==> run a <==
==> flow/design.v (excerpt) <==
module top(
    input logic clk,         
    input logic rst,         
    output logic RGB_R,      
    output logic RGB_G,      
    output logic RGB_B       
);
make LEC_CHECK=0 ABC_AREA=0 CAP_MARGIN=20 CORE_MARGIN=2 CORE_UTILIZATION=72 CTS_CLUSTER_DIAMETER=398 CTS_CLUSTER_SIZE=10 PLACE_DENSITY=0.4 SETUP_SLACK_MARGIN=1.49 SLEW_MARGIN=20 finish   # period 5.07 ns
run.sh (not shown) runs the stock make flow with config.mk's settings and CLKGATE_MAP_FILE=.
==> run b (differences from run a) <==
- ABC_AREA: 0 -> unset
- CORE_UTILIZATION: 72 -> 40
- CTS_CLUSTER_DIAMETER: 398 -> 165
- CTS_CLUSTER_SIZE: 10 -> 91
- PLACE_DENSITY: 0.4 -> unset
- SETUP_SLACK_MARGIN: 1.49 -> unset
- TNS_END_PERCENT: unset -> 15
==> flow/constraint.sdc (replaced) <==
create_clock -name core_clock -period 14.0 [get_ports {clk}]
set_input_delay 2.8000 -clock core_clock [delete_from_list [all_inputs] [get_ports {clk}]]
set_output_delay 2.8000 -clock core_clock [all_outputs]
set_load 0.01 [all_outputs]
==> run c (differences from run a) <==
- ABC_AREA: 0 -> unset
- CTS_CLUSTER_DIAMETER: 398 -> unset
- CTS_CLUSTER_SIZE: 10 -> unset
- PLACE_DENSITY: 0.4 -> 0.39
- SETUP_SLACK_MARGIN: 1.49 -> 2.36
==> flow/constraint.sdc (replaced) <==
create_clock -name core_clock -period 10.6 [get_ports {clk}]
set_input_delay 2.1200 -clock core_clock [delete_from_list [all_inputs] [get_ports {clk}]]
set_output_delay 2.1200 -clock core_clock [all_outputs]
set_load 0.01 [all_outputs]
==> results <==
metric                                                                       run b                       run c                      run a
Final estimated routing congestion in global placement                      0.9853                       1.076                      1.159
Clock root cell                                         sky130_fd_sc_hd__clkbuf_16  sky130_fd_sc_hd__clkbuf_16                          -
Status                                                              finished clean   aborted with a tool error  aborted with a tool error
Last stage reached                                                               -                     5_1_grt                    4_1_cts
Starting density of the core                                                40.42%                      73.31%                     73.31%
Die x size                                                                225.9 um                    169.4 um                   169.4 um
Yosys warns                                                                      1                           1                          1
Number of placement rows                                                        81                          60                         60
Simple-Gate Fraction of Synth Area                                          14.08%                      14.08%                     14.08%
Detailed Place HPWL                                                       48300 um                    53030 um                   68040 um
Area of the core region                                                  48750 um2                   26880 um2                  26880 um2
Post-cts resize count                                                            0                         233                          -
Number of cells after detailed placement                                      3043                        2940                       3312
Die Footprint                                                            51050 um2                   28700 um2                  28700 um2
Worst slack at placement                                                 0.7473 ns                  -0.4180 ns                  -6.300 ns
Clock tree sinks                                                                77                          77                          -
Clock Path Buffers                                                               2                           2                          -
TritonCTS Buffers                                                                9                           9                          -
Hold_buf cts                                                                     0                           0                          -
Vertical extent of the die                                                225.9 um                    169.4 um                   169.4 um
Number of setup buffers added after CTS                                          0                          65                          -
Placed Area                                                              20530 um2                   22440 um2                  25240 um2
H-tree depth                                                                     3                           3                          -


==> maple <==
Starting RTL as in the previous note.
Settings: LEC_CHECK=0, CAP_MARGIN=20, CORE_MARGIN=2, CORE_UTILIZATION=40, CTS_CLUSTER_DIAMETER=180, CTS_CLUSTER_SIZE=91, SLEW_MARGIN=20, TNS_END_PERCENT=15; clock period 14.0 ns.
==> zinc (differences from maple) <==
ABC_AREA = 1   (was default)
CORE_ASPECT_RATIO = 1.47   (was default)
CORE_UTILIZATION = 72   (was 40)
CTS_CLUSTER_DIAMETER = 397   (was 180)
CTS_CLUSTER_SIZE = 95   (was 91)
PLACE_DENSITY = 0.4   (was default)
TNS_END_PERCENT = 10   (was 15)
==> flow/constraint.sdc (replaced) <==
create_clock -name core_clock -period 9.65 [get_ports {clk}]
set_input_delay 1.9300 -clock core_clock [delete_from_list [all_inputs] [get_ports {clk}]]
set_output_delay 1.9300 -clock core_clock [all_outputs]
set_load 0.01 [all_outputs]
==> pepper (differences from maple) <==
CORE_UTILIZATION = 29   (was 40)
CTS_CLUSTER_DIAMETER = default   (was 180)
CTS_CLUSTER_SIZE = default   (was 91)
TNS_END_PERCENT = default   (was 15)
==> flow/constraint.sdc (replaced) <==
create_clock -name core_clock -period 13.3 [get_ports {clk}]
set_input_delay 2.6600 -clock core_clock [delete_from_list [all_inputs] [get_ports {clk}]]
set_output_delay 2.6600 -clock core_clock [all_outputs]
set_load 0.01 [all_outputs]
==> flow_summary.json <==
{
  "outcome": "complete, no violations",
  "cts_setup_buffers": 0,
  "bufAreaShareNonClock": 0.0120,
  "flops": 77,
  "met3_length_mm": 3.10,
  "firstDrtPassIters": 5,
  "finalCriticalPeriod_ns": 12.96,
  "hpwlAfterDp_mm": 48.3,
  "ys_cells": 2413,
  "rsz0062_at_grt": "false",
  "viasPerCell": 5.55,
  "path_delay_family": "AND-OR/OR-AND gates",
  "hold_class": "register to register",
  "xor_area_frac": 0.0720
}
-- figures above: maple

==> flow_summary.json <==
{
  "xor_area_frac": 0.0509,
  "core_util_floorplan": 0.729,
  "cts_hold_buf": 0,
  "ys_cells": 2750,
  "syn_inst": 2750,
  "gp_congestion": 1.04,
  "firstError": "[ERROR GRT-0232] Routing congestion too high. Check the congestion heatmap in the GUI.",
  "grtUsageMet1": 0.654,
  "cts-resized-gates": 90,
  "placed_area_sq_um": 22400,
  "yosysTopAreaCellShare": 0.231,
  "haltStage": "global routing",
  "outcome": "aborted with a tool error",
  "cts_setup_buffers": 4,
  "hpwlAfterDp_mm": 52.1
}
-- figures above: zinc

==> flow_summary.json <==
{
  "path_delay_family": "AND-OR/OR-AND gates",
  "viasPerCell": 5.12,
  "bufAreaShareNonClock": 0.0171,
  "hold_class": "register to register",
  "xor_area_frac": 0.0720,
  "finalCriticalPeriod_ns": 12.54,
  "flops": 77,
  "firstDrtPassIters": 6,
  "outcome": "complete, no violations",
  "ys_cells": 2413
}
-- figures above: pepper

